`flow/run.sh`:
```
#!/bin/bash
# the make line also repeats each setting of config.mk as NAME=value (left out here)
make -C /OpenROAD-flow-scripts/flow DESIGN_CONFIG=/design/flow/config.mk WORK_HOME=/design/flow/orfs CLKGATE_MAP_FILE= finish
```
`flow/config.mk`:
```
export PLATFORM = sky130hd
export DESIGN_NAME = systolic_top
export DESIGN_NICKNAME = systolic_top
export VERILOG_FILES = /design/flow/design.v
export SDC_FILE = /design/flow/constraint.sdc
export NUM_CORES = 4
export LEC_CHECK = 0
export CAP_MARGIN = 20
export CORE_MARGIN = 2
export CORE_UTILIZATION = 40
export SETUP_SLACK_MARGIN = 1.16
export SLEW_MARGIN = 20
```
`flow/constraint.sdc`:
```
create_clock -name core_clock -period 9.65 [get_ports {i_clk}]
set_input_delay 1.9300 -clock core_clock [delete_from_list [all_inputs] [get_ports {i_clk}]]
set_output_delay 1.9300 -clock core_clock [all_outputs]
set_load 0.01 [all_outputs]
```
`flow/design.v`:
```
module HA (input logic a, b, output logic s, c );
    assign s = a ^ b;
    assign c = a & b;
endmodule
module mBB (
    input  logic       en,
    input  logic [1:0] a, b, sel,
    output logic [3:0] p
);
    localparam UxU = 2'b00;
    localparam UxS = 2'b01;
    localparam SxU = 2'b10;
    localparam SxS = 2'b11;
    logic [1:0] ai, bi;
    logic [3:0] pi;
    assign ai = (!en)? 0 : (sel==UxS)? b : a;
    assign bi = (!en)? 0 : (sel==UxS)? a : b;
    logic [1:0] pp0, pp1;
    assign pp0 = { (ai[1] & bi[0]), (ai[0] & bi[0]) };
    assign pp1 = { (ai[1] & bi[1]), (ai[0] & bi[1]) };
    assign pi[0] = pp0[0];
    logic HA_p1_co;
    HA HA_p1(
        .a((sel==0)? pp0[1] : ~pp0[1]),
        .b((sel==0)? pp1[0] : ~pp1[0]),
        .c(HA_p1_co),
        .s(pi[1]));
    logic HA_p2_1_co, HA_p2_1_s;
    HA HA_p2_1(
        .a(1'b1),
        .b(pp1[1]),
        .c(HA_p2_1_co),
        .s(HA_p2_1_s));
    logic HA_p2_0_a, p3_0;
    assign HA_p2_0_a = (sel==0)? pp1[1] : HA_p2_1_s;
    HA HA_p2_0(
        .a(HA_p2_0_a),
        .b(HA_p1_co),
        .c(p3_0),
        .s(pi[2]));
    assign pi[3] = (sel==0)? p3_0: ~(HA_p2_1_co | p3_0);
    always @(*) begin
        if (en) begin
            case (sel)
                UxU, SxS: p <= pi;
                UxS, SxU: p <= (~bi[1])? pi : 
                        {(pi[3] ^ ai[1]) ^ (pi[2] & ai[0]),  
                         (pi[2] ^ ai[0]) ,  pi[1:0]};        
            endcase
        end else begin
            p <= 4'b0; 
        end
    end
endmodule
module mFU (
    input  logic        clk, nrst,
    input  logic [ 7:0] a, b,
    input  logic [ 1:0] mode,
    output logic [15:0] p
);
    localparam _8x8 = 2'b00;
    localparam _4x4 = 2'b01;
    localparam _2x2 = 2'b10;
    localparam NOOP = 2'b11;
    logic [15:0] en;
    always @(*) begin
        case (mode)
            _8x8: en = 16'b1111_1111_1111_1111;
            _4x4: en = 16'b1111_0000_0000_1111;
            _2x2: en = 16'b1001_0000_0000_1001; 
            default: en = 16'b0;
        endcase
    end
    logic [31:0] sel;
    always @(*) begin
        case (mode)
            _8x8: sel = 32'b11100100_10100000_01000100_00000000;
            _4x4: sel = 32'b11100100_00000000_00000000_11100100;
            _2x2: sel = 32'b11000011_00000000_00000000_11000011; 
            default: sel = 32'b0;
        endcase
    end
    logic [3:0] p0_ll, p0_hl, p0_lh, p0_hh;
    logic [3:0] p1_ll, p1_hl, p1_lh, p1_hh;
    logic [3:0] p2_ll, p2_hl, p2_lh, p2_hh;
    logic [3:0] p3_ll, p3_hl, p3_lh, p3_hh;
    mBB mbb_0_hh(.en(en[15]), .a(a[7:6]), .b(b[7:6]), .sel(sel[31:30]), .p(p0_hh));
    mBB mbb_0_hl(.en(en[14]), .a(a[7:6]), .b(b[5:4]), .sel(sel[29:28]), .p(p0_hl));
    mBB mbb_0_lh(.en(en[13]), .a(a[5:4]), .b(b[7:6]), .sel(sel[27:26]), .p(p0_lh));
    mBB mbb_0_ll(.en(en[12]), .a(a[5:4]), .b(b[5:4]), .sel(sel[25:24]), .p(p0_ll));
    mBB mbb_1_hh(.en(en[11]), .a(a[7:6]), .b(b[3:2]), .sel(sel[23:22]), .p(p1_hh));
    mBB mbb_1_hl(.en(en[10]), .a(a[7:6]), .b(b[1:0]), .sel(sel[21:20]), .p(p1_hl));
    mBB mbb_1_lh(.en(en[ 9]), .a(a[5:4]), .b(b[3:2]), .sel(sel[19:18]), .p(p1_lh));
    mBB mbb_1_ll(.en(en[ 8]), .a(a[5:4]), .b(b[1:0]), .sel(sel[17:16]), .p(p1_ll));
    mBB mbb_2_hh(.en(en[ 7]), .a(a[3:2]), .b(b[7:6]), .sel(sel[15:14]), .p(p2_hh));
    mBB mbb_2_hl(.en(en[ 6]), .a(a[3:2]), .b(b[5:4]), .sel(sel[13:12]), .p(p2_hl));
    mBB mbb_2_lh(.en(en[ 5]), .a(a[1:0]), .b(b[7:6]), .sel(sel[11:10]), .p(p2_lh));
    mBB mbb_2_ll(.en(en[ 4]), .a(a[1:0]), .b(b[5:4]), .sel(sel[ 9: 8]), .p(p2_ll));
    mBB mbb_3_hh(.en(en[ 3]), .a(a[3:2]), .b(b[3:2]), .sel(sel[ 7: 6]), .p(p3_hh));
    mBB mbb_3_hl(.en(en[ 2]), .a(a[3:2]), .b(b[1:0]), .sel(sel[ 5: 4]), .p(p3_hl));
    mBB mbb_3_lh(.en(en[ 1]), .a(a[1:0]), .b(b[3:2]), .sel(sel[ 3: 2]), .p(p3_lh));
    mBB mbb_3_ll(.en(en[ 0]), .a(a[1:0]), .b(b[1:0]), .sel(sel[ 1: 0]), .p(p3_ll));
    logic [7:0] p0, p1, p2, p3;
    logic p1_lh_ex, p2_hl_ex;
    logic p3_hl_ex, p3_lh_ex;
    assign p1_lh_ex = (mode==_8x8)? 0 : p1_lh[3];
    assign p2_hl_ex = (mode==_8x8)? 0 : p2_hl[3];
    assign p3_hl_ex = (mode==_8x8)? 0 : p3_hl[3];
    assign p3_lh_ex = (mode==_8x8)? 0 : p3_lh[3];
    assign p0 = {p0_hh,p0_ll} + { { {2{p0_hl[3]}} , p0_hl } + { {2{p0_lh[3]}} , p0_lh } , 2'b00};
    assign p1 = {p1_hh,p1_ll} + { { {2{p1_hl[3]}} , p1_hl } + { {2{p1_lh_ex}} , p1_lh } , 2'b00};
    assign p2 = {p2_hh,p2_ll} + { { {2{p2_hl_ex}} , p2_hl } + { {2{p2_lh[3]}} , p2_lh } , 2'b00};
    assign p3 = {p3_hh,p3_ll} + { { {2{p3_hl_ex}} , p3_hl } + { {2{p3_lh_ex}} , p3_lh } , 2'b00};
    always @(*) begin
        if (!nrst) begin
            p = 16'h0;
        end else begin
            case (mode)
                _8x8:    p = { p0, p3 } +  { { {4{p1[7]}} , p1 } + { {4{p2[7]}} , p2 } , 4'b0000 };
                _4x4:    p = {{8{p0[7]}},p0} + {{8{p3[7]}},p3};
                _2x2:    p = {{12{p0_hh[3]}},p0_hh} + {{12{p0_ll[3]}},p0_ll} + {{12{p3_hh[3]}},p3_hh} + {{12{p3_ll[3]}},p3_ll};
                default: p = 16'h0;
            endcase
        end
    end
endmodule
module pe #(
    parameter int DATA_WIDTH = 8
) (
    input logic i_clk, i_nrst, 
    input logic [1:0] i_mode,
    input logic [DATA_WIDTH-1:0] i_ifmap, i_weight,
    input logic [DATA_WIDTH*2-1:0] i_psum,
    input logic i_reg_clear,  
    input logic i_pe_en,   
    input logic i_psum_out_en,
    output logic [DATA_WIDTH-1:0] o_ifmap, o_weight,
    output logic [DATA_WIDTH*2-1:0] o_ofmap
);
    logic [DATA_WIDTH-1:0] reg_ifmap, reg_weight;
    logic [DATA_WIDTH*2-1:0] reg_psum, o_multiplier, reg_psum_out;
    always_ff @(posedge i_clk or negedge i_nrst) begin
        if (~i_nrst) begin
            reg_ifmap <= 0;
            reg_weight <= 0;
        end else begin
            if (i_reg_clear) begin
                reg_ifmap <= 0;
                reg_weight <= 0;
            end else if (i_pe_en) begin
                reg_ifmap <= i_ifmap;
                reg_weight <= i_weight;
            end
        end
    end
    mFU mfu (
        .clk(i_clk),
        .nrst(i_nrst),
        .a(i_ifmap),
        .b(i_weight),
        .mode(i_mode),
        .p(o_multiplier)
    );
    logic write_en;
    assign write_en = i_pe_en & (reg_ifmap != 0 & reg_weight != 0);
    always_ff @(posedge i_clk or negedge i_nrst) begin
        if(~i_nrst) begin
            reg_psum <= 0;
            reg_psum_out <= 0;
        end else begin
            if(i_psum_out_en) begin
                reg_psum_out <= reg_psum;
            end else if (i_reg_clear) begin
                reg_psum <= 0;
                reg_psum_out <= 0;
            end else if(i_pe_en) begin
                reg_psum <= reg_psum + o_multiplier;
            end 
        end
    end
    always_comb begin
        o_ifmap = reg_ifmap;
        o_weight = reg_weight;
        o_ofmap = reg_psum_out;
    end
endmodule
module systolic_array #(
    parameter DATA_WIDTH = 8,
    parameter WIDTH = 2,
    parameter HEIGHT = 2
) (
    input logic i_clk, i_nrst, i_reg_clear, i_pe_en, i_psum_out_en,
    input logic [1:0] i_mode,
    input logic [0:HEIGHT-1][DATA_WIDTH-1:0] i_ifmap, 
    input logic [0:WIDTH-1][DATA_WIDTH-1:0] i_weight,
    output logic [0:HEIGHT-1][DATA_WIDTH*2-1:0] o_ofmap
);
    logic [0:HEIGHT-1][0:WIDTH][DATA_WIDTH-1:0] mat_A;
    logic [0:HEIGHT][0:WIDTH-1][DATA_WIDTH-1:0] mat_B;
    logic [0:HEIGHT-1][0:WIDTH][DATA_WIDTH*2-1:0] mat_C;
    genvar jj;
    generate
        for (jj=0; jj < HEIGHT; jj++) begin : y_ios
            assign mat_A[jj][0] = i_ifmap[jj]; 
            assign o_ofmap[jj] = mat_C[jj][0];
        end
    endgenerate
    genvar ii;
    generate
        for (ii=0; ii < WIDTH; ii++) begin : x_ios
            assign mat_B[0][ii] = i_weight[ii];
        end
    endgenerate
    genvar i, j;
    generate
        for (j=0; j < HEIGHT; j++) begin : y_axis
            for (i=0; i < WIDTH; i++) begin : x_axis
                pe #(
                    .DATA_WIDTH(DATA_WIDTH)
                ) pe_inst (
                    .i_clk(i_clk),
                    .i_nrst(i_nrst),
                    .i_mode(i_mode),
                    .i_ifmap(mat_A[j][i]),
                    .i_weight(mat_B[j][i]),
                    .i_reg_clear(i_reg_clear),
                    .i_pe_en(i_pe_en),
                    .i_psum_out_en(i_psum_out_en),
                    .o_ifmap(mat_A[j][i+1]),
                    .o_weight(mat_B[j+1][i]),
                    .o_ofmap(mat_C[j][i])
                );
            end
        end
    endgenerate
endmodule
module systolic_top (
    input  logic         i_clk,
    input  logic         i_nrst,
    input  logic         i_reg_clear,
    input  logic         i_pe_en,
    input  logic         i_psum_out_en,
    input  logic [1:0]   i_mode,
    input  logic [63:0]  i_ifmap,    
    input  logic [7:0]   i_weight,
    output logic [127:0] o_ofmap     
);
    systolic_array #(
        .DATA_WIDTH(8),
        .WIDTH(1),
        .HEIGHT(8)
    ) systolic_array_inst (
        .i_clk(i_clk),
        .i_nrst(i_nrst),
        .i_mode(i_mode),
        .i_reg_clear(i_reg_clear),
        .i_pe_en(i_pe_en),
        .i_psum_out_en(i_psum_out_en),
        .i_ifmap(i_ifmap),
        .i_weight(i_weight),
        .o_ofmap(o_ofmap)
    );
endmodule
```
==> results of run 1 <==
-- metrics by stage --
step	util	worst slack [ps]	std cells
2_1_floorplan	-	1170	7017
3_3_place_gp	0.469	-13.4	9479
3_5_place_dp	0.469	-165	9479
4_1_cts	0.490	1070	9599
5_1_grt	0.513	870	9676
6_report	0.513	1180	9679
-- final cells by class --
class	count	area [sq um]
fill	13000	67900
multi-input combinational	5726	48200
timing repair buffer	1089	9460
sequential	312	7810
tap	1876	2350
inverter	600	2280
clock buffer	52	1150
clock inverter	19	220
antenna	5	12.5
-- layer usage --
metal	vias up	global-route usage
li1	26100	-
met1	25900	0.287
met2	1232	0.480
met3	424	0.0265
met4	2	0.130
met5	-	0
-- what timing repair did --
| action | in CTS | in global routing |
|---|---|---|
| setup buffers | 43 | 70 |
| pin swaps | 161 | 421 |
| setup endpoints to repair | 45 | 53 |
| cloned | 6 | 5 |
| gates resized | 222 | 466 |
==> qor.yml, run 1 <==
clock_network:
  holdBufCountCts: 0
  cts.sinks: 312
  tritoncts: "done"
  h-tree-depth: 2
  cts_root_buf: "clkbuf_16"
  clk_pin_slew_ps: 60
  cts_buffers: 41
  clkLatencyLatePin_ps: 620
  clk_path_buf_depth: 3
hold_path:
  hold_path_depth: 1
  min_path_type: "flip-flop to flip-flop"
synthesis:
  synth_area_sq_um: 56100
  synthTopLogicFamily: "adder cells"
  flop_cell: "dfrtp_1"
  ys_sh_adder: 0.296
  avgSynthCellArea_sq_um: 8.00
  async_reset_ff_frac: 1.00
  topCellsByArea: "ha_1 23%, dfrtp_1 14%, xnor2_1 8.1%"
  syn_inst: 7017
  fp_nets: 8318
  common_cells: "1,046 x ha_1, 696 x a21oi_1, 640 x nand2_1"
  xor_share: 0.102
  synthMuxAreaShare: 0.0268
  synth_top_area_share: 0.233
  simple_gate_area_frac: 0.162
  top_cell: "ha_1"
  synthDistinctLibCells: 73
  synth_area_leader_cell: "ha_1"
  edf_count: 0
  ys_ff: 312
  ys_cells: 7017
  yosys_area_sq_um: 56100
  yosys_warnings: 3
  ys_seq_frac: 0.139
  ys_sh_aoi: 0.208
flow_run:
  drv_cap: 0
  warnings: 36
power:
  seqPwrFrac: 0.170
  clockPowerShare: 0.172
  combPwrFrac: 0.657
  swShare: 0.427
  powerDensity_nw_per_um2: 130
  powerSeq_w: 0.00159
  p_sw_w: 0.00398
  power_leakage_nw: 37.5
  maxPowerGroup: "combinational logic"
  power_clock_w: 0.00161
  peakVddDrop_mv: 0.145
  powerComb_w: 0.00613
  internal_power_w: 0.00534
  power_w: 0.00932
floorplan:
  die_h_um: 379
  die-width_um: 379
  core_area_sq_um: 139000
  fp_util: 0.403
  chipArea_sq_um: 143000
  num_rows: 137
  pin_count: 207
layout:
  nets: 9071
  syn_to_final_growth_pct: 27.3
  final_area_sq_um: 71400
routing:
  ant_nets: 0
  met3WireLength_um: 7810
  dr_wl_met2_um: 96900
  maxUsedRoutingLayer: "met5"
  drt_iter0_drc: 3226
  drc: 0
  wl_met1_um: 74100
  drt-vias-per-instance: 5.55
  wl_per_cell_um: 19.6
  wl_um: 190000
  dr_total_vias: 53700
  drt-pass1-iter-count: 7
setup_path:
  critPathArrivalTime_ps: 8980
  worst-path-buf-inv: 9
  worstSetupPathType: "primary input to flip-flop"
  cp.required_ps: 10160
  rrSetupSlack_ps: 2460
  start_kind: "primary input"
  cp_num_cells: 43
  crit_fanout: 6
  end_kind: "flip-flop"
  startpoint: "i_mode[0]"
  timing.reg2reg.worst_path_depth: 35
  worst_path_largest_cell_delay_ps: 380
  crit_slowest_cell: "or3_4"
  path_common_cell: "ha_4"
  critical-path-top-delay-family: "AND-OR/OR-AND gates"
grt:
  grt_pass1_vias: 53900
  grtUsageTotal: 0.257
  grt_max_degree: 165
  grt_overflow: 0
  antenna_found_initial: 7
  grt_pass1_wl_um: 292000
timing:
  max_slew_margin: 0.263
  holdWs_ps: 490
  fmax_mhz: 118
  slew_violations: 0
  finalSetupViolCount: 0
  period_used_share: 0.878
  rsz0062_at_grt: "true"
  tightest_slew_ps: 1110
  setup_tns_ps: 0
  hold_viol: 0
  skew_ps: 30.3
  min_period_ps: 8470
placement:
  hpwl_um: 147000
  io_buffers: 206
  placedInstanceArea_sq_um: 65400
  place.gp.congestion: 0.925
run_status:
  outcome: "finished clean"
==> run 2, diff against run 1 <==
- CORE_UTILIZATION: 40 -> 58
- CTS_CLUSTER_SIZE: not set -> 34
- SETUP_SLACK_MARGIN: 1.16 -> 1.01
- clock period: 9.65 -> 5.44 ns (I/O delays scaled with it)
==> qor.yml, run 2 <==
setup_path:
  timing.reg2reg.worst_path_depth: 33
  worstSetupPathType: "primary input to flip-flop"
  worst_path_largest_cell_delay_ps: 300
  rrSetupSlack_ps: -1360
  crit_slowest_cell: "ha_1"
  cp.required_ps: 5900
  crit_fanout: 5
  path_common_cell: "ha_4"
  end_kind: "flip-flop"
  critical-path-top-delay-family: "AND-OR/OR-AND gates"
  startpoint: "i_mode[0]"
  critPathArrivalTime_ps: 8120
  worst-path-buf-inv: 12
  start_kind: "primary input"
  cp_num_cells: 45
synthesis:
  yosys_warnings: 3
  async_reset_ff_frac: 1.00
  synth_area_sq_um: 56100
  topCellsByArea: "ha_1 23%, dfrtp_1 14%, xnor2_1 8.1%"
  yosys_area_sq_um: 56100
  synth_area_leader_cell: "ha_1"
  ys_cells: 7017
  synthTopLogicFamily: "adder cells"
  syn_inst: 7017
  synth_top_area_share: 0.233
  flop_cell: "dfrtp_1"
  avgSynthCellArea_sq_um: 8.00
  fp_nets: 8318
  ys_seq_frac: 0.139
  top_cell: "ha_1"
  ys_ff: 312
  synthMuxAreaShare: 0.0268
  edf_count: 0
  simple_gate_area_frac: 0.162
  synthDistinctLibCells: 73
  common_cells: "1,046 x ha_1, 696 x a21oi_1, 640 x nand2_1"
  ys_sh_aoi: 0.208
  ys_sh_adder: 0.296
  xor_share: 0.102
timing:
  slew_violations: 0
  finalSetupViolCount: 112
  fmax_mhz: 131
  skew_ps: 30.1
  rsz0062_at_grt: "true"
  setup_slack_ps: -2220
  tightest_slew_ps: 1170
  max_slew_margin: 0.221
  min_period_ps: 7660
  setup_tns_ps: -148810
  hold_viol: 0
  period_used_share: 1.41
routing:
  dr_total_vias: 60900
  drt_iter0_drc: 4404
  wl_um: 213000
  wl_per_cell_um: 21.1
  drc: 0
  drt-pass1-iter-count: 9
  drt-vias-per-instance: 6.04
  ant_nets: 0
placement:
  io_buffers: 206
  placedInstanceArea_sq_um: 74200
  dp.cells: 9823
  hpwl_um: 157000
  place.gp.congestion: 0.949
power:
  p_sw_w: 0.00802
  power_clock_w: 0.00277
  maxPowerGroup: "combinational logic"
  seqPwrFrac: 0.147
  combPwrFrac: 0.709
  power_leakage_nw: 42.9
  powerComb_w: 0.0136
  clockPowerShare: 0.145
  swShare: 0.419
  powerDensity_nw_per_um2: 235
  peakVddDrop_mv: 0.281
  internal_power_w: 0.0111
  powerSeq_w: 0.00281
clock_network:
  h-tree-depth: 2
  clk_pin_slew_ps: 70
  cts_root_buf: "clkbuf_16"
  cts.sinks: 312
  clk_path_buf_depth: 3
  tritoncts: "done"
  holdBufCountCts: 0
  clkLatencyLatePin_ps: 600
  cts_buffers: 37
grt:
  grtUsageTotal: 0.407
  grt_overflow: 0
  grt_pass1_wl_um: 323000
  antenna_found_initial: 3
  grt_pass1_vias: 63500
  grt_max_degree: 85
floorplan:
  core_area_sq_um: 96300
  chipArea_sq_um: 99300
  pin_count: 207
  fp_util: 0.583
  die_h_um: 315
  num_rows: 114
  die-width_um: 315
layout:
  final.fill_count: 5700
  regArea_sq_um: 7810
  fin_util: 0.848
  final_area_sq_um: 81600
  combGateArea_sq_um: 51100
  instances_no_fill: 10100
  nets: 10100
  syn_to_final_growth_pct: 45.4
run_status:
  outcome: "finished with violations"
  violations: "setup timing"
flow_run:
  warnings: 36
  drv_cap: 0
hold_path:
  min_path_type: "flip-flop to flip-flop"
  hold_path_depth: 1
==> run 2: layout make-up <==
cell class / instances / share of cell area
Clock buffer: 50 / 0.0129
Antenna cell: 4 / 0.000123
Sequential cell: 312 / 0.0957
Inverter: 600 / 0.0284
Clock inverter: 14 / 0.00294
Tap cell: 1276 / 0.0196
Multi-Input combinational cell: 5726 / 0.626
Timing Repair Buffer: 2104 / 0.214
==> run 2: what timing repair did <==
| item | 4_1_cts | 5_1_grt |
|---|---|---|
| cloned | 6 | 1 |
| resized | 527 | 314 |
| setup endpoints to repair | 120 | 120 |
| setup buffers | 139 | 48 |
| pin swaps | 438 | 366 |
==> run 2: metal layers <==
metal  global-route usage  up-vias  wire length (um)
met2                0.728     2367            105000
met1                0.411    29400             73800
met3               0.0539     1088             11400
met5                    0        -                14
li1                     -    28100                 -
met4                0.374        2             22800
==> run 2: metrics by stage <==
stage | total power (W) | setup WS [ps] | hold WS, ps
after global placement | 0.0141 | -3080 | 479
after floorplan | 0.00956 | -1940 | 476
after CTS | 0.0183 | -2020 | 497
after detailed placement | 0.0145 | -3260 | 479
after global routing | 0.0204 | -2490 | 511
final | 0.0192 | -2220 | 494
==> run 3, diff against run 2 <==
- CORE_UTILIZATION: 58 -> 65
- CTS_CLUSTER_SIZE: 34 -> 40
- MAX_ROUTING_LAYER: not set -> met4
- SETUP_SLACK_MARGIN: 1.01 -> -0.64
- clock period: 5.44 -> 6.69 ns (I/O delays scaled with it)
==> qor.yml, run 3 <==
clock_network:
  clk_path_buf_depth: 3
  cts.sinks: 312
  cts_buffers: 38
  cts_root_buf: "clkbuf_16"
  h-tree-depth: 2
  holdBufCountCts: 0
floorplan:
  chipArea_sq_um: 88700
  pin_count: 207
  num_rows: 107
  fp_util: 0.657
  die_h_um: 298
  core_area_sq_um: 85400
  die-width_um: 298
synthesis:
  simple_gate_area_frac: 0.162
  topCellsByArea: "ha_1 23%, dfrtp_1 14%, xnor2_1 8.1%"
  synthMuxAreaShare: 0.0268
  fp_nets: 8318
  ys_cells: 7017
  ys_sh_adder: 0.296
  synthTopLogicFamily: "adder cells"
  yosys_warnings: 3
  top_cell: "ha_1"
  edf_count: 0
  synth_area_leader_cell: "ha_1"
  syn_inst: 7017
  ys_seq_frac: 0.139
  synth_area_sq_um: 56100
  flop_cell: "dfrtp_1"
  xor_share: 0.102
  yosys_area_sq_um: 56100
  synthDistinctLibCells: 73
  synth_top_area_share: 0.233
  avgSynthCellArea_sq_um: 8.00
  async_reset_ff_frac: 1.00
  ys_ff: 312
  common_cells: "1,046 x ha_1, 696 x a21oi_1, 640 x nand2_1"
  ys_sh_aoi: 0.208
placement:
  hpwl_um: 155000
  io_buffers: 206
  dp.cells: 9566
  place.gp.congestion: 1.02
  place_ws_ps: -2320
run_status:
  stop_stage: "5_1_grt"
  outcome: "stopped before the end"
[run 3: timing repair]
| action | 4_1_cts |
|---|---|
| cloned | 6 |
| setup buffers | 92 |
| setup endpoints to repair | 80 |
| resized | 371 |
| pin swaps | 252 |
[run 3: metrics by stage]
step	util	setup TNS (ps)	instance area, sq um
global placement	0.835	-148570	71300
CTS	0.880	-48100	75200
detailed placement	0.835	-165490	71300
floorplan	-	-33020	57500
==> run 4, diff against run 3 <==
- CELL_PAD_IN_SITES_DETAIL_PLACEMENT: not set -> 0
- CELL_PAD_IN_SITES_GLOBAL_PLACEMENT: not set -> 0
- CORE_UTILIZATION: 65 -> 58
- CTS_CLUSTER_SIZE: 40 -> not set
- GPL_TIMING_DRIVEN: not set -> 1
- SETUP_SLACK_MARGIN: -0.64 -> not set
- clock period: 6.69 -> 7.28 ns (I/O delays scaled with it)
==> qor.yml, run 4 <==
power:
  powerSeq_w: 0.00209
  internal_power_w: 0.00817
  peakVddDrop_mv: 0.224
  powerComb_w: 0.00961
  p_sw_w: 0.00582
  powerDensity_nw_per_um2: 178
  swShare: 0.416
  power_leakage_nw: 41.8
  combPwrFrac: 0.687
  seqPwrFrac: 0.149
  power_w: 0.0140
  clockPowerShare: 0.163
  power_clock_w: 0.00228
  maxPowerGroup: "combinational logic"
synthesis:
  xor_share: 0.102
  top_cell: "ha_1"
  ys_ff: 312
  synthDistinctLibCells: 73
  fp_nets: 8318
  avgSynthCellArea_sq_um: 8.00
  synth_area_sq_um: 56100
  common_cells: "1,046 x ha_1, 696 x a21oi_1, 640 x nand2_1"
  topCellsByArea: "ha_1 23%, dfrtp_1 14%, xnor2_1 8.1%"
  syn_inst: 7017
  synth_area_leader_cell: "ha_1"
  ys_seq_frac: 0.139
  ys_cells: 7017
  synthMuxAreaShare: 0.0268
  ys_sh_aoi: 0.208
  flop_cell: "dfrtp_1"
  yosys_warnings: 3
  synth_top_area_share: 0.233
  synthTopLogicFamily: "adder cells"
  yosys_area_sq_um: 56100
  async_reset_ff_frac: 1.00
  simple_gate_area_frac: 0.162
  ys_sh_adder: 0.296
  edf_count: 0
placement:
  hpwl_um: 153000
  dp.cells: 9699
  place.gp.congestion: 0.976
  io_buffers: 206
clock_network:
  cts_root_buf: "clkbuf_16"
  clkLatencyLatePin_ps: 620
  cts_buffers: 39
  clk_path_buf_depth: 3
  cts.sinks: 312
  h-tree-depth: 2
  clk_pin_slew_ps: 60
  tritoncts: "done"
timing:
  slew_violations: 0
  skew_ps: 52.7
  rsz0062_at_grt: "true"
  min_period_ps: 8070
  tightest_slew_ps: 1060
  period_used_share: 1.11
  finalSetupViolCount: 55
  max_slew_margin: 0.296
  setup_slack_ps: -787
  fmax_mhz: 124
  setup_tns_ps: -20550
  hold_viol: 0
run_status:
  violations: "setup timing"
  outcome: "finished with violations"
grt:
  grtUsageTotal: 0.399
  grt_max_degree: 165
  grt_pass1_vias: 59900
  antenna_found_initial: 6
  grt_overflow: 0
  grt_pass1_wl_um: 307000
routing:
  drc: 0
  wl_um: 202000
  dr_total_vias: 59000
  drt-pass1-iter-count: 7
  drt-vias-per-instance: 5.94
  wl_per_cell_um: 20.4
  drt_iter0_drc: 4191
  ant_nets: 0
hold_path:
  min_path_type: "flip-flop to flip-flop"
  hold_path_depth: 1
floorplan:
  num_rows: 114
  chipArea_sq_um: 99300
  fp_util: 0.583
  die-width_um: 315
  pin_count: 207
  die_h_um: 315
  core_area_sq_um: 96300
setup_path:
  rrSetupSlack_ps: 260
  startpoint: "i_mode[0]"
  worstSetupPathType: "primary input to flip-flop"
  cp_num_cells: 46
  start_kind: "primary input"
  critPathArrivalTime_ps: 8530
  worst_path_largest_cell_delay_ps: 320
  critical-path-top-delay-family: "AND-OR/OR-AND gates"
  cp.required_ps: 7750
  worst-path-buf-inv: 12
  crit_fanout: 6
  timing.reg2reg.worst_path_depth: 36
  path_common_cell: "ha_4"
  end_kind: "flip-flop"
  crit_slowest_cell: "ha_1"
layout:
  syn_to_final_growth_pct: 40.3
  instances_no_fill: 9920
  nets: 9912
flow_run:
  warnings: 38
  drv_cap: 0
[run 4: timing repair]
item / in CTS / in global routing
pin swaps: 285 / 307
endpoints found under the hold margin: 0 / 0
hold buffers: 0 / 0
cloned: 1 / 3
buffers inserted: 82 / 80
setup endpoints to repair: 84 / 73
resized: 404 / 356
[run 4: final cells by class]
| class | instances | area (sq um) |
|---|---|---|
| fillers | 6328 | 17600 |
| clock buffers | 49 | 1090 |
| flip-flops and latches | 312 | 7810 |
| well taps | 1276 | 1600 |
| repair buffers | 1932 | 15900 |
| multi-input cells | 5726 | 49700 |
| diodes | 2 | 5.00 |
| clock inverters | 23 | 372 |
| inverters | 600 | 2310 |
[run 4: metal layers]
metal / part of all wire / track usage / wire length (um)
met1: 0.36 / 0.402 / 72400
met2: 0.50 / 0.712 / 101000
met3: 0.047 / 0.0389 / 9550
met4: 0.094 / 0.304 / 19000
met5: 0 / - / 0
[run 4: through the flow]
step / setup WS [ps] / util / hold slack (ps) / area, sq um
floorplan: -464 / - / 476 / 58000
global placement: -1590 / 0.748 / 481 / 72000
detailed placement: -1760 / 0.748 / 480 / 72000
CTS: -507 / 0.791 / 498 / 76200
global route: -1140 / 0.818 / 501 / 78700
finish: -787 / 0.818 / 495 / 78700
==> run 5, diff against run 4 <==
- ABC_AREA: not set -> 1
- CAP_MARGIN: 20 -> 35
- CELL_PAD_IN_SITES_DETAIL_PLACEMENT: 0 -> 1
- CELL_PAD_IN_SITES_GLOBAL_PLACEMENT: 0 -> not set
- CORE_UTILIZATION: 58 -> 40
- CTS_CLUSTER_DIAMETER: not set -> 77
- GPL_TIMING_DRIVEN: 1 -> not set
- clock period: 7.28 -> 10.0 ns (I/O delays scaled with it)
==> qor.yml, run 5 <==
synthesis:
  synthDistinctLibCells: 57
  ys_sh_aoi: 0.170
  avgSynthCellArea_sq_um: 6.63
  ys_seq_frac: 0.132
  ys_sh_adder: 0.280
  synthTopLogicFamily: "adder cells"
  async_reset_ff_frac: 1.00
  synthMuxAreaShare: 0.000380
  ys_ff: 312
  flop_cell: "dfrtp_1"
  edf_count: 0
  synth_area_leader_cell: "ha_1"
  top_cell: "nand2_1"
  xor_share: 0.0752
  yosys_warnings: 3
  simple_gate_area_frac: 0.230
  syn_inst: 8938
  yosys_area_sq_um: 59300
  fp_nets: 10200
  topCellsByArea: "ha_1 22%, dfrtp_1 13%, nand2_1 12%"
  ys_cells: 8938
  common_cells: "1,830 x nand2_1, 1,462 x inv_1, 1,046 x ha_1"
  synth_top_area_share: 0.221
  synth_area_sq_um: 59300
routing:
  drc: 0
  drt-vias-per-instance: 5.56
  ant_nets: 0
  wl_per_cell_um: 20.6
  dr_total_vias: 62900
  wl_um: 233000
  drt_iter0_drc: 3215
  drt-pass1-iter-count: 5
power:
  combPwrFrac: 0.627
  clockPowerShare: 0.192
  powerComb_w: 0.00573
  internal_power_w: 0.00471
  seqPwrFrac: 0.181
  maxPowerGroup: "combinational logic"
  peakVddDrop_mv: 0.132
  power_clock_w: 0.00175
  p_sw_w: 0.00444
  powerDensity_nw_per_um2: 135
  power_leakage_nw: 37.6
  powerSeq_w: 0.00166
  swShare: 0.485
timing:
  period_used_share: 0.950
  holdWs_ps: 477
  skew_ps: 33.8
  hold_viol: 0
  finalSetupViolCount: 0
  slew_violations: 0
  setup_slack_ps: 502
  min_period_ps: 9500
  max_slew_margin: 0.206
  fmax_mhz: 105
  rsz0062_at_grt: "true"
  tightest_slew_ps: 1190
grt:
  grt_overflow: 0
  grt_max_degree: 103
  grt_pass1_wl_um: 367000
  grt_pass1_vias: 68200
  grtUsageTotal: 0.313
  antenna_found_initial: 11
clock_network:
  holdBufCountCts: 0
  clkLatencyLatePin_ps: 660
  clk_pin_slew_ps: 60
  cts_root_buf: "clkbuf_16"
  h-tree-depth: 2
  clk_path_buf_depth: 3
  cts.sinks: 312
  cts_buffers: 47
  tritoncts: "done"
setup_path:
  worstSetupPathType: "primary input to flip-flop"
  cp.required_ps: 10520
  crit_slowest_cell: "clkdlybuf4s50_1"
  worst_path_largest_cell_delay_ps: 440
  start_kind: "primary input"
  timing.reg2reg.worst_path_depth: 42
  worst-path-buf-inv: 8
  critical-path-top-delay-family: "adder cells"
  end_kind: "flip-flop"
  startpoint: "i_mode[1]"
  rrSetupSlack_ps: 2080
  crit_fanout: 5
  path_common_cell: "ha_1"
  cp_num_cells: 47
  critPathArrivalTime_ps: 10020
placement:
  hpwl_um: 189000
  io_buffers: 206
  placedInstanceArea_sq_um: 65900
  place_ws_ps: -246
  place.gp.congestion: 0.980
run_status:
  outcome: "finished clean"
layout:
  syn_to_final_growth_pct: 14.4
  nets: 10600
  final_area_sq_um: 67900
  fin_util: 0.460
flow_run:
  drv_cap: 0
  warnings: 35
hold_path:
  hold_path_depth: 2
  min_path_type: "flip-flop to flip-flop"
floorplan:
  num_rows: 141
  die-width_um: 389
  pin_count: 207
  fp_util: 0.402
  chipArea_sq_um: 151000
  die_h_um: 389
  core_area_sq_um: 147000
[run 5: final cells by class]
class | count | area (sq um)
clock inverter | 30 | 308
sequential | 312 | 7810
inverter | 1469 | 5530
fill | 19300 | 79600
clock buffer | 57 | 1280
multi-input combinational | 6869 | 45000
timing repair buffer | 622 | 5520
tap | 1930 | 2410
antenna | 10 | 25.0
[run 5: metrics by stage]
step	setup TNS (ps)	power (W)	instances
after global placement	0	0.00711	11200
after floorplan	0	0.00520	8938
after CTS	0	0.00916	11300
final	0	0.00915	11300
after global routing	-333	0.00994	11300
after detailed placement	-2680	0.00734	11200
[run 5: what timing repair did]
item / 4_1_cts / 5_1_grt
buffers inserted: 0 / 7
setup endpoints to repair: 0 / 30
gates resized: 0 / 44
[run 5: routing by layer]
metal	vias up	track usage	share of wire
li1	30100	-	-
met1	30800	0.322	0.38
met2	1308	0.568	0.51
met3	703	0.0279	0.032
met4	0	0.206	0.078
met5	-	-	0
==> run 6, diff against run 5 <==
- ABC_AREA: 1 -> not set
- CAP_MARGIN: 35 -> 20
- CELL_PAD_IN_SITES_DETAIL_PLACEMENT: 1 -> not set
- CORE_UTILIZATION: 40 -> 72
- CTS_CLUSTER_DIAMETER: 77 -> not set
- CTS_CLUSTER_SIZE: not set -> 40
- SETUP_SLACK_MARGIN: not set -> -0.68
- clock period: 10.0 -> 7.17 ns (I/O delays scaled with it)
==> qor.yml, run 6 <==
run_status:
  outcome: "stopped before the end"
  stop_stage: "5_1_grt"
  error: "[ERROR GRT-0116] Global routing finished with congestion. Check the congestion regions in the DRC Viewer."
placement:
  place_ws_ps: -2210
  io_buffers: 206
  dp.cells: 9432
  hpwl_um: 164000
  place.gp.congestion: 1.04
synthesis:
  synth_top_area_share: 0.233
  yosys_warnings: 3
  common_cells: "1,046 x ha_1, 696 x a21oi_1, 640 x nand2_1"
  top_cell: "ha_1"
  fp_nets: 8318
  async_reset_ff_frac: 1.00
  synth_area_leader_cell: "ha_1"
  synthDistinctLibCells: 73
  synthTopLogicFamily: "adder cells"
  simple_gate_area_frac: 0.162
  synth_area_sq_um: 56100
  ys_cells: 7017
  syn_inst: 7017
  avgSynthCellArea_sq_um: 8.00
  ys_seq_frac: 0.139
  xor_share: 0.102
  edf_count: 0
  topCellsByArea: "ha_1 23%, dfrtp_1 14%, xnor2_1 8.1%"
  ys_ff: 312
  yosys_area_sq_um: 56100
  ys_sh_aoi: 0.208
  synthMuxAreaShare: 0.0268
  ys_sh_adder: 0.296
  flop_cell: "dfrtp_1"
grt:
  grt_overflow: 1042
  grtUsageTotal: 0.816
floorplan:
  pin_count: 207
  core_area_sq_um: 77300
  chipArea_sq_um: 80200
  fp_util: 0.726
  die-width_um: 283
  num_rows: 102
  die_h_um: 283
clock_network:
  cts_root_buf: "clkbuf_16"
  clk_path_buf_depth: 3
  h-tree-depth: 2
  cts_buffers: 36
  holdBufCountCts: 0
  cts.sinks: 312
==> run 6: per-stage QoR <==
| stage | hold slack [ps] | utilization | cell area, sq um |
|---|---|---|---|
| 2_1_floorplan | 476 | - | 56700 |
| 3_3_place_gp | 480 | 0.909 | 70300 |
| 3_5_place_dp | 481 | 0.909 | 70300 |
| 4_1_cts | 500 | 0.945 | 73100 |
==> run 6: per-layer routing <==
metal | GRT overflow | track usage
met4 | 315 | 0.851
met5 | - | -
met1 | 22 | 0.781
met3 | 25 | 0.609
met2 | 680 | 0.999
==> run 6: timing repair <==
action                     4_1_cts
setup endpoints to repair       68
gates cloned                     5
pin swaps                       91
resized                        245
buffers inserted                44
==> run 7, diff against run 6 <==
- CAP_MARGIN: 20 -> 5
- CELL_PAD_IN_SITES_DETAIL_PLACEMENT: not set -> 0
- CELL_PAD_IN_SITES_GLOBAL_PLACEMENT: not set -> 0
- CORE_UTILIZATION: 72 -> 70
- CTS_CLUSTER_DIAMETER: not set -> 60
- CTS_CLUSTER_SIZE: 40 -> 61
- GPL_TIMING_DRIVEN: not set -> 1
- SETUP_SLACK_MARGIN: -0.68 -> not set
- clock period: 7.17 -> 8.49 ns (I/O delays scaled with it)
==> qor.yml, run 7 <==
placement:
  io_buffers: 206
  dp.cells: 9351
  place.gp.congestion: 1.01
  hpwl_um: 153000
synthesis:
  ys_seq_frac: 0.139
  avgSynthCellArea_sq_um: 8.00
  common_cells: "1,046 x ha_1, 696 x a21oi_1, 640 x nand2_1"
  ys_ff: 312
  top_cell: "ha_1"
  synthTopLogicFamily: "adder cells"
  synthMuxAreaShare: 0.0268
  synthDistinctLibCells: 73
  edf_count: 0
  ys_sh_aoi: 0.208
  ys_cells: 7017
  yosys_area_sq_um: 56100
  xor_share: 0.102
  synth_area_sq_um: 56100
  fp_nets: 8318
  flop_cell: "dfrtp_1"
  syn_inst: 7017
  ys_sh_adder: 0.296
  simple_gate_area_frac: 0.162
  synth_top_area_share: 0.233
  yosys_warnings: 3
  topCellsByArea: "ha_1 23%, dfrtp_1 14%, xnor2_1 8.1%"
  async_reset_ff_frac: 1.00
  synth_area_leader_cell: "ha_1"
grt:
  grt_overflow: 1170
  grtUsageTotal: 0.870
floorplan:
  die-width_um: 287
  chipArea_sq_um: 82500
  die_h_um: 287
  num_rows: 103
  pin_count: 207
  core_area_sq_um: 79100
  fp_util: 0.709
clock_network:
  holdBufCountCts: 0
  cts_buffers: 37
  h-tree-depth: 2
  cts_root_buf: "clkbuf_16"
  cts.sinks: 312
  clk_path_buf_depth: 3
run_status:
  stop_stage: "5_1_grt"
  error: "[ERROR GRT-0232] Routing congestion too high. Check the congestion heatmap in the GUI."
  outcome: "stopped before the end"
## run 7: routing by layer
layer | GRT overflow | track usage
met2 | 689 | 1.01
met1 | 14 | 0.823
met4 | 423 | 0.940
met5 | - | -
met3 | 44 | 0.711
## run 7: through the flow
step	utilization	area [sq um]	hold slack [ps]	setup WS, ps	setup TNS [ps]
2_1_floorplan	-	56200	476	1.90	0
4_1_cts	0.906	71700	500	-126	-131
3_5_place_dp	0.877	69400	479	-1030	-37370
3_3_place_gp	0.877	69400	478	-812	-22060
## run 7: what timing repair did
action / in CTS
pin swaps: 71
setup buffers: 27
gates resized: 177
endpoints found under the setup margin: 39
gates cloned: 2
==> run 8, diff against run 7 <==
- CAP_MARGIN: 5 -> 20
- CELL_PAD_IN_SITES_DETAIL_PLACEMENT: 0 -> not set
- CELL_PAD_IN_SITES_GLOBAL_PLACEMENT: 0 -> not set
- CORE_ASPECT_RATIO: not set -> 0.71
- CORE_UTILIZATION: 70 -> 72
- CTS_CLUSTER_DIAMETER: 60 -> 372
- CTS_CLUSTER_SIZE: 61 -> 99
- GPL_TIMING_DRIVEN: 1 -> not set
- MAX_ROUTING_LAYER: met4 -> not set
- PLACE_DENSITY: not set -> 0.36
- SETUP_SLACK_MARGIN: not set -> -0.66
- clock period: 8.49 -> 6.63 ns (I/O delays scaled with it)
==> qor.yml, run 8 <==
synthesis:
  synth_area_sq_um: 56100
  yosys_warnings: 3
  topCellsByArea: "ha_1 23%, dfrtp_1 14%, xnor2_1 8.1%"
  synthTopLogicFamily: "adder cells"
  ys_sh_aoi: 0.208
  avgSynthCellArea_sq_um: 8.00
  edf_count: 0
  common_cells: "1,046 x ha_1, 696 x a21oi_1, 640 x nand2_1"
  top_cell: "ha_1"
  syn_inst: 7017
  flop_cell: "dfrtp_1"
  fp_nets: 8318
  synth_top_area_share: 0.233
  synthMuxAreaShare: 0.0268
  async_reset_ff_frac: 1.00
  ys_sh_adder: 0.296
  synth_area_leader_cell: "ha_1"
  ys_cells: 7017
  synthDistinctLibCells: 73
  xor_share: 0.102
  ys_ff: 312
  ys_seq_frac: 0.139
  yosys_area_sq_um: 56100
  simple_gate_area_frac: 0.162
floorplan:
  chipArea_sq_um: 80200
  pin_count: 207
  fp_util: 0.725
  core_area_sq_um: 77400
  die-width_um: 335
  num_rows: 86
  die_h_um: 239
placement:
  dp.cells: 9412
  hpwl_um: 164000
  io_buffers: 206
  place_ws_ps: -2390
  placedInstanceArea_sq_um: 71100
  place.gp.congestion: 1.02
grt:
  grtUsageTotal: 1.22
  grt_overflow: 16200
clock_network:
  h-tree-depth: 1
  holdBufCountCts: 0
  cts_buffers: 7
  clk_path_buf_depth: 3
  cts.sinks: 312
  cts_root_buf: "clkbuf_16"
run_status:
  stop_stage: "5_1_grt"
  outcome: "stopped before the end"
  error: "[ERROR GRT-0232] Routing congestion too high. Check the congestion heatmap in the GUI."
-- run 8: what timing repair did --
item	4_1_cts
gates resized	207
pin swaps	155
gates cloned	2
buffers inserted	50
setup endpoints to repair	77
-- run 8: stage by stage --
stage	hold WS (ps)	TNS, ps
2_1_floorplan	476	-35870
3_3_place_gp	480	-133350
3_5_place_dp	482	-164870
4_1_cts	516	-42590
-- run 8: layer usage --
metal,GRT usage,GRT overflow
met4,1.26,2071
met5,0.684,34
met1,0.955,226
met2,1.85,13600
met3,0.861,234
==> run 9, diff against run 8 <==
- ABC_AREA: not set -> 1
- CORE_ASPECT_RATIO: 0.71 -> not set
- CORE_UTILIZATION: 72 -> 66
- SETUP_SLACK_MARGIN: -0.66 -> not set
- TNS_END_PERCENT: not set -> 15
- clock period: 6.63 -> 5.52 ns (I/O delays scaled with it)
==> qor.yml, run 9 <==
floorplan:
  fp_util: 0.669
  pin_count: 207
  die-width_um: 304
  num_rows: 109
  chipArea_sq_um: 92300
  die_h_um: 304
  core_area_sq_um: 88600
synthesis:
  ys_cells: 8938
  common_cells: "1,830 x nand2_1, 1,462 x inv_1, 1,046 x ha_1"
  top_cell: "nand2_1"
  synth_area_leader_cell: "ha_1"
  xor_share: 0.0752
  ys_ff: 312
  syn_inst: 8938
  edf_count: 0
  simple_gate_area_frac: 0.230
  ys_seq_frac: 0.132
  avgSynthCellArea_sq_um: 6.63
  topCellsByArea: "ha_1 22%, dfrtp_1 13%, nand2_1 12%"
  synthTopLogicFamily: "adder cells"
  synth_top_area_share: 0.221
  yosys_warnings: 3
  ys_sh_aoi: 0.170
  async_reset_ff_frac: 1.00
  synthDistinctLibCells: 57
  synth_area_sq_um: 59300
  yosys_area_sq_um: 59300
  ys_sh_adder: 0.280
  synthMuxAreaShare: 0.000380
  flop_cell: "dfrtp_1"
  fp_nets: 10200
clock_network:
  cts_root_buf: "clkbuf_16"
  cts.sinks: 312
  clk_path_buf_depth: 3
  holdBufCountCts: 0
  cts_buffers: 7
  h-tree-depth: 1
placement:
  io_buffers: 206
  hpwl_um: 185000
  place.gp.congestion: 1.02
grt:
  grtUsageTotal: 0.687
  grt_overflow: 96
run_status:
  error: "[ERROR GRT-0116] Global routing finished with congestion. Check the congestion regions in the DRC Viewer."
  outcome: "stopped before the end"
  stop_stage: "5_1_grt"
run 9: metal layers:
| layer | GRT overflow | GRT usage |
|---|---|---|
| met1 | 2 | 0.661 |
| met2 | 39 | 0.922 |
| met3 | 4 | 0.461 |
| met4 | 51 | 0.726 |
| met5 | 0 | 0.216 |
run 9: through the flow:
step	utilization	worst slack [ps]	cells	instance area, sq um	hold WS [ps]
after CTS	0.922	-1860	12100	81700	313
after detailed placement	0.884	-3240	12000	78300	473
after global placement	0.884	-2940	12000	78300	460
after floorplan	-	-2010	8938	61200	471
run 9: what timing repair did:
item / CTS
gates resized: 495
pin swaps: 346
gates cloned: 9
setup buffers: 110
setup endpoints to repair: 119
==> run 10, diff against run 9 <==
- ABC_AREA: 1 -> not set
- CORE_UTILIZATION: 66 -> 68
- CTS_CLUSTER_DIAMETER: 372 -> not set
- CTS_CLUSTER_SIZE: 99 -> 40
- MAX_ROUTING_LAYER: not set -> met4
- PLACE_DENSITY: 0.36 -> not set
- SETUP_SLACK_MARGIN: not set -> -0.69
- TNS_END_PERCENT: 15 -> not set
- clock period: 5.52 -> 6.97 ns (I/O delays scaled with it)
==> qor.yml, run 10 <==
clock_network:
  holdBufCountCts: 0
  cts_root_buf: "clkbuf_16"
  cts_buffers: 37
  h-tree-depth: 2
  clk_path_buf_depth: 3
  cts.sinks: 312
run_status:
  stop_stage: "5_1_grt"
  outcome: "stopped before the end"
  error: "[ERROR GRT-0232] Routing congestion too high. Check the congestion heatmap in the GUI."
placement:
  dp.cells: 9519
  hpwl_um: 155000
  place.gp.congestion: 1.03
  place_ws_ps: -2020
  io_buffers: 206
floorplan:
  core_area_sq_um: 81800
  num_rows: 105
  chipArea_sq_um: 84800
  pin_count: 207
  fp_util: 0.686
  die_h_um: 291
  die-width_um: 291
synthesis:
  ys_sh_aoi: 0.208
  synthMuxAreaShare: 0.0268
  syn_inst: 7017
  synthDistinctLibCells: 73
  edf_count: 0
  synth_area_leader_cell: "ha_1"
  top_cell: "ha_1"
  ys_cells: 7017
  simple_gate_area_frac: 0.162
  async_reset_ff_frac: 1.00
  xor_share: 0.102
  synth_top_area_share: 0.233
  yosys_area_sq_um: 56100
  avgSynthCellArea_sq_um: 8.00
  yosys_warnings: 3
  synthTopLogicFamily: "adder cells"
  synth_area_sq_um: 56100
  common_cells: "1,046 x ha_1, 696 x a21oi_1, 640 x nand2_1"
  topCellsByArea: "ha_1 23%, dfrtp_1 14%, xnor2_1 8.1%"
  ys_sh_adder: 0.296
  ys_ff: 312
  flop_cell: "dfrtp_1"
  fp_nets: 8318
  ys_seq_frac: 0.139
grt:
  grt_overflow: 970
  grtUsageTotal: 0.847
==> run 10: through the flow <==
step	hold WS, ps	cell area (sq um)
3_3_place_gp	482	71200
4_1_cts	498	73900
3_5_place_dp	484	71200
2_1_floorplan	476	57200
==> run 10: what timing repair did <==
item	CTS
endpoints found under the setup margin	65
pin swaps	160
gates cloned	3
gates resized	230
buffers inserted	54
==> run 10: per-layer routing <==
metal  GRT overflow  track usage
met1             14        0.802
met2            625         1.01
met3             27        0.675
met4            304        0.904
met5              -            -
==> run 11, diff against run 10 <==
- CORE_UTILIZATION: 68 -> 66
- CTS_CLUSTER_SIZE: 40 -> not set
- MAX_ROUTING_LAYER: met4 -> not set
- PLACE_DENSITY: not set -> 0.36
- SETUP_SLACK_MARGIN: -0.69 -> not set
- clock period: 6.97 -> 11.5 ns (I/O delays scaled with it)
==> qor.yml, run 11 <==
routing:
  drt_iter0_drc: 3438
  ant_nets: 0
  wl_per_cell_um: 19.9
  dr_total_vias: 50500
  wl_um: 162000
  drt-vias-per-instance: 6.21
  drt-pass1-iter-count: 7
  drc: 0
clock_network:
  cts.sinks: 312
  cts_buffers: 36
  h-tree-depth: 2
  clk_path_buf_depth: 3
  cts_root_buf: "clkbuf_16"
  clk_pin_slew_ps: 60
  postCtsSetupBuffers: 0
  post_cts_resized: 0
  holdBufCountCts: 0
  clkLatencyLatePin_ps: 590
  tritoncts: "done"
synthesis:
  async_reset_ff_frac: 1.00
  xor_share: 0.102
  yosys_area_sq_um: 56100
  ys_ff: 312
  synth_area_sq_um: 56100
  synth_area_leader_cell: "ha_1"
  synthDistinctLibCells: 73
  yosys_warnings: 3
  syn_inst: 7017
  edf_count: 0
  synthMuxAreaShare: 0.0268
  flop_cell: "dfrtp_1"
  synth_top_area_share: 0.233
  common_cells: "1,046 x ha_1, 696 x a21oi_1, 640 x nand2_1"
  simple_gate_area_frac: 0.162
  ys_seq_frac: 0.139
  fp_nets: 8318
  avgSynthCellArea_sq_um: 8.00
  ys_sh_aoi: 0.208
  topCellsByArea: "ha_1 23%, dfrtp_1 14%, xnor2_1 8.1%"
  ys_sh_adder: 0.296
  top_cell: "ha_1"
  synthTopLogicFamily: "adder cells"
  ys_cells: 7017
setup_path:
  worst-path-buf-inv: 5
  rrSetupSlack_ps: 3780
  critPathArrivalTime_ps: 11080
  cp.required_ps: 11940
  end_kind: "flip-flop"
  critical-path-top-delay-family: "AND-OR/OR-AND gates"
  worst_path_largest_cell_delay_ps: 640
  crit_slowest_cell: "a21oi_1"
  timing.reg2reg.worst_path_depth: 34
  cp_num_cells: 38
  worstSetupPathType: "primary input to flip-flop"
  start_kind: "primary input"
  path_common_cell: "a21oi_1"
  crit_fanout: 66
  startpoint: "i_mode[1]"
grt:
  grt_overflow: 0
  grt_pass1_vias: 50300
  grt_max_degree: 157
  grt_pass1_wl_um: 259000
  grtUsageTotal: 0.371
  antenna_found_initial: 4
timing:
  finalSetupViolCount: 0
  tightest_slew_ps: 1090
  period_used_share: 0.926
  slew_violations: 0
  max_slew_margin: 0.270
  rsz0062_at_grt: "false"
  hold_viol: 0
  setup_tns_ps: 0
  holdWs_ps: 491
  min_period_ps: 10650
  fmax_mhz: 93.9
  skew_ps: 41.3
hold_path:
  min_path_type: "flip-flop to flip-flop"
  hold_path_depth: 1
floorplan:
  fp_util: 0.668
  die_h_um: 296
  pin_count: 207
  core_area_sq_um: 84000
  die-width_um: 296
  num_rows: 106
  chipArea_sq_um: 87400
flow_run:
  drv_cap: 0
  warnings: 39
power:
  peakVddDrop_mv: 0.131
  power_leakage_nw: 32.6
  powerComb_w: 0.00402
  maxPowerGroup: "combinational logic"
  combPwrFrac: 0.614
  power_clock_w: 0.00120
  clockPowerShare: 0.183
  powerDensity_nw_per_um2: 108
  powerSeq_w: 0.00132
  internal_power_w: 0.00358
  swShare: 0.452
  p_sw_w: 0.00296
  seqPwrFrac: 0.203
layout:
  final_area_sq_um: 60300
  nets: 8268
  instances_no_fill: 8132
  syn_to_final_growth_pct: 7.38
placement:
  hpwl_um: 127000
  dp.cells: 8063
  io_buffers: 206
  placedInstanceArea_sq_um: 59100
  place.gp.congestion: 0.956
run_status:
  outcome: "finished clean"
run 11: per-stage QoR:
stage | power, W | util | setup slack (ps)
2_1_floorplan | 0.00419 | - | 1920
3_3_place_gp | 0.00520 | 0.703 | 764
3_5_place_dp | 0.00529 | 0.703 | 525
4_1_cts | 0.00651 | 0.718 | 1120
5_1_grt | 0.00703 | 0.718 | 224
6_report | 0.00654 | 0.718 | 854
run 11: area by class of cell:
class	instances	area [sq um]
timing repair buffer	291	2830
sequential	312	7810
tap	1134	1420
fill	7024	23700
inverter	600	2260
clock inverter	21	214
multi-input combinational	5726	44700
antenna	4	10.0
clock buffer	44	981
run 11: metal layers:
metal,global-route usage,wire (um),vias up
li1,-,-,24400
met3,0.0346,7320,489
met1,0.408,61300,24200
met2,0.661,79400,1393
met5,0,27,-
met4,0.284,13800,4
==> run 12, diff against run 11 <==
- CORE_UTILIZATION: 66 -> 45
- PLACE_DENSITY: 0.36 -> not set
- clock period: 11.5 -> 7.32 ns (I/O delays scaled with it)
==> qor.yml, run 12 <==
synthesis:
  topCellsByArea: "ha_1 23%, dfrtp_1 14%, xnor2_1 8.1%"
  top_cell: "ha_1"
  synthMuxAreaShare: 0.0268
  synth_area_sq_um: 56100
  synth_top_area_share: 0.233
  synth_area_leader_cell: "ha_1"
  common_cells: "1,046 x ha_1, 696 x a21oi_1, 640 x nand2_1"
  edf_count: 0
  synthDistinctLibCells: 73
  yosys_warnings: 3
  yosys_area_sq_um: 56100
  ys_seq_frac: 0.139
  async_reset_ff_frac: 1.00
  syn_inst: 7017
  flop_cell: "dfrtp_1"
  avgSynthCellArea_sq_um: 8.00
  fp_nets: 8318
  ys_ff: 312
  xor_share: 0.102
  ys_sh_adder: 0.296
  synthTopLogicFamily: "adder cells"
  simple_gate_area_frac: 0.162
  ys_cells: 7017
  ys_sh_aoi: 0.208
timing:
  skew_ps: 48.7
  hold_viol: 0
  rsz0062_at_grt: "true"
  fmax_mhz: 126
  setup_slack_ps: -631
  finalSetupViolCount: 48
  slew_violations: 0
  period_used_share: 1.09
  min_period_ps: 7950
  tightest_slew_ps: 1200
  max_slew_margin: 0.196
  holdWs_ps: 493
layout:
  instances_no_fill: 10400
  nets: 9995
  syn_to_final_growth_pct: 43.4
  final_area_sq_um: 80500
  fin_util: 0.650
grt:
  grt_pass1_wl_um: 307000
  grt_overflow: 0
  antenna_found_initial: 4
  grt_max_degree: 158
  grt_pass1_vias: 59400
  grtUsageTotal: 0.300
routing:
  drt-vias-per-instance: 5.58
  ant_nets: 0
  wl_um: 200000
  drt_iter0_drc: 3018
  drc: 0
  wl_per_cell_um: 19.3
  dr_total_vias: 57800
  drt-pass1-iter-count: 28
power:
  internal_power_w: 0.00819
  powerComb_w: 0.00977
  p_sw_w: 0.00574
  power_leakage_nw: 42.4
  peakVddDrop_mv: 0.198
  combPwrFrac: 0.701
  power_clock_w: 0.00209
  power_w: 0.0139
  swShare: 0.412
  powerSeq_w: 0.00208
  maxPowerGroup: "combinational logic"
  seqPwrFrac: 0.149
  powerDensity_nw_per_um2: 173
  clockPowerShare: 0.150
floorplan:
  fp_util: 0.453
  pin_count: 207
  chipArea_sq_um: 128000
  die_h_um: 357
  die-width_um: 357
  core_area_sq_um: 124000
  num_rows: 129
setup_path:
  startpoint: "i_mode[1]"
  timing.reg2reg.worst_path_depth: 37
  rrSetupSlack_ps: 480
  start_kind: "primary input"
  worst-path-buf-inv: 15
  worst_path_largest_cell_delay_ps: 360
  cp.required_ps: 7800
  crit_slowest_cell: "ha_1"
  crit_fanout: 5
  cp_num_cells: 45
  critPathArrivalTime_ps: 8430
  end_kind: "flip-flop"
  path_common_cell: "buf_4"
  critical-path-top-delay-family: "adder cells"
  worstSetupPathType: "primary input to flip-flop"
clock_network:
  tritoncts: "done"
  cts_root_buf: "clkbuf_16"
  clk_pin_slew_ps: 60
  clkLatencyLatePin_ps: 620
  clk_path_buf_depth: 3
  cts_buffers: 39
  holdBufCountCts: 0
  h-tree-depth: 2
  cts.sinks: 312
placement:
  dp.cells: 10100
  placedInstanceArea_sq_um: 72600
  hpwl_um: 155000
  place.gp.congestion: 0.935
  io_buffers: 206
run_status:
  violations: "setup timing"
  outcome: "finished with violations"
hold_path:
  min_path_type: "flip-flop to flip-flop"
  hold_path_depth: 1
flow_run:
  drv_cap: 0
  warnings: 37
==> run 12: repair_timing <==
action / 4_1_cts / 5_1_grt
setup buffers: 108 / 104
setup endpoints to repair: 83 / 75
resized: 398 / 550
gates cloned: 4 / 6
pin swaps: 417 / 410
==> run 12: area by class of cell <==
| cell class | count | area (sq um) |
|---|---|---|
| diodes | 2 | 5.00 |
| flip-flops and latches | 312 | 7810 |
| clock buffers | 50 | 1060 |
| well taps | 1637 | 2050 |
| repair buffers | 2015 | 16700 |
| clock inverters | 18 | 255 |
| multi-input cells | 5726 | 50300 |
| fillers | 10300 | 43300 |
| inverters | 600 | 2320 |
==> run 12: metal layers <==
metal,vias up,global-route usage,part of all wire
met2,1393,0.568,0.52
met4,0,0.187,0.071
met3,551,0.0275,0.040
met1,27900,0.319,0.37
met5,-,0,0
li1,27900,-,-
==> run 12: through the flow <==
stage               setup WS (ps)  setup TNS [ps]
finish                       -631          -14320
global placement            -1630          -94620
global route                -1030          -31610
floorplan                    -432           -4170
detailed placement          -1720         -104220
CTS                          -630          -15600
==> run 13, diff against run 12 <==
- CORE_UTILIZATION: 45 -> 58
- TNS_END_PERCENT: not set -> 5
- clock period: 7.32 -> 6.51 ns (I/O delays scaled with it)
==> qor.yml, run 13 <==
synthesis:
  syn_inst: 7017
  synthMuxAreaShare: 0.0268
  ys_sh_adder: 0.296
  synth_area_leader_cell: "ha_1"
  ys_cells: 7017
  ys_seq_frac: 0.139
  edf_count: 0
  top_cell: "ha_1"
  fp_nets: 8318
  xor_share: 0.102
  ys_ff: 312
  common_cells: "1,046 x ha_1, 696 x a21oi_1, 640 x nand2_1"
  async_reset_ff_frac: 1.00
  yosys_area_sq_um: 56100
  synthDistinctLibCells: 73
  synthTopLogicFamily: "adder cells"
  avgSynthCellArea_sq_um: 8.00
  topCellsByArea: "ha_1 23%, dfrtp_1 14%, xnor2_1 8.1%"
  flop_cell: "dfrtp_1"
  yosys_warnings: 3
  ys_sh_aoi: 0.208
  synth_area_sq_um: 56100
  synth_top_area_share: 0.233
  simple_gate_area_frac: 0.162
timing:
  fmax_mhz: 130
  period_used_share: 1.18
  slew_violations: 0
  skew_ps: 33.3
  min_period_ps: 7710
  setup_slack_ps: -1200
  rsz0062_at_grt: "true"
  setup_tns_ps: -53630
  finalSetupViolCount: 83
  hold_viol: 0
  tightest_slew_ps: 998
  max_slew_margin: 0.335
routing:
  drc: 0
  drt-vias-per-instance: 5.88
  drt_iter0_drc: 3935
  ant_nets: 0
  dr_total_vias: 58200
  drt-pass1-iter-count: 8
  wl_um: 195000
  wl_per_cell_um: 19.7
power:
  power_clock_w: 0.00214
  power_w: 0.0146
  swShare: 0.420
  combPwrFrac: 0.693
  peakVddDrop_mv: 0.221
  p_sw_w: 0.00613
  power_leakage_nw: 41.2
  internal_power_w: 0.00845
  powerSeq_w: 0.00233
  powerComb_w: 0.0101
  powerDensity_nw_per_um2: 192
  seqPwrFrac: 0.160
  maxPowerGroup: "combinational logic"
  clockPowerShare: 0.147
placement:
  place.gp.congestion: 0.963
  place_ws_ps: -2410
  io_buffers: 206
  hpwl_um: 153000
setup_path:
  worstSetupPathType: "primary input to flip-flop"
  rrSetupSlack_ps: -290
  startpoint: "i_mode[0]"
  critPathArrivalTime_ps: 8230
  cp_num_cells: 38
  critical-path-top-delay-family: "adder cells"
  worst_path_largest_cell_delay_ps: 380
  crit_fanout: 7
  worst-path-buf-inv: 5
  crit_slowest_cell: "o31ai_2"
  path_common_cell: "ha_1"
  end_kind: "flip-flop"
  cp.required_ps: 7030
  start_kind: "primary input"
  timing.reg2reg.worst_path_depth: 35
floorplan:
  core_area_sq_um: 96300
  pin_count: 207
  fp_util: 0.583
  num_rows: 114
  die_h_um: 315
  chipArea_sq_um: 99300
  die-width_um: 315
clock_network:
  cts_buffers: 38
  cts.sinks: 312
  cts_root_buf: "clkbuf_16"
  h-tree-depth: 2
  clk_pin_slew_ps: 60
  clkLatencyLatePin_ps: 610
  tritoncts: "done"
  clk_path_buf_depth: 3
grt:
  grtUsageTotal: 0.379
  grt_overflow: 0
  met2_usage: 0.699
  grt_pass1_wl_um: 300000
  busiest_layer: "met2"
  met1_usage: 0.390
  use_met3: 0.0392
  grt_pass1_vias: 59200
  antenna_found_initial: 5
  grt_max_degree: 164
layout:
  syn_to_final_growth_pct: 35.2
  nets: 9888
  fin_util: 0.788
run_status:
  outcome: "finished with violations"
  violations: "setup timing"
hold_path:
  hold_path_depth: 1
  min_path_type: "flip-flop to flip-flop"
flow_run:
  warnings: 39
  drv_cap: 0
## run 13: metal layers
layer | routed length (um) | up-vias | share of wire
met5 | 0 | - | 0
met4 | 18200 | 0 | 0.093
met3 | 9300 | 764 | 0.048
met2 | 97700 | 1832 | 0.50
met1 | 69800 | 27900 | 0.36
li1 | - | 27700 | -
## run 13: what timing repair did
item / CTS / global route
cloned: 0 / 4
endpoints found under the setup margin: 101 / 93
pin swaps: 119 / 249
buffers inserted: 21 / 37
hold buffers: 0 / 0
resized: 180 / 312
## run 13: area by class of cell
type	count	area [sq um]
Inverter	600	2300
Multi-Input combinational cell	5726	47500
Antenna cell	3	7.51
Sequential cell	312	7810
Clock inverter	19	175
Timing Repair Buffer	1909	15500
Tap cell	1276	1600
Fill cell	6862	20400
Clock buffer	49	1020
## run 13: per-stage QoR
step	hold slack (ps)	instance area [sq um]	cells
finish	495	75900	9894
global route	507	75900	9892
CTS	499	73900	9852
detailed placement	479	71800	9763
global placement	481	71800	9763
floorplan	476	57100	7017
Power is estimated from default activity; no workload was simulated.
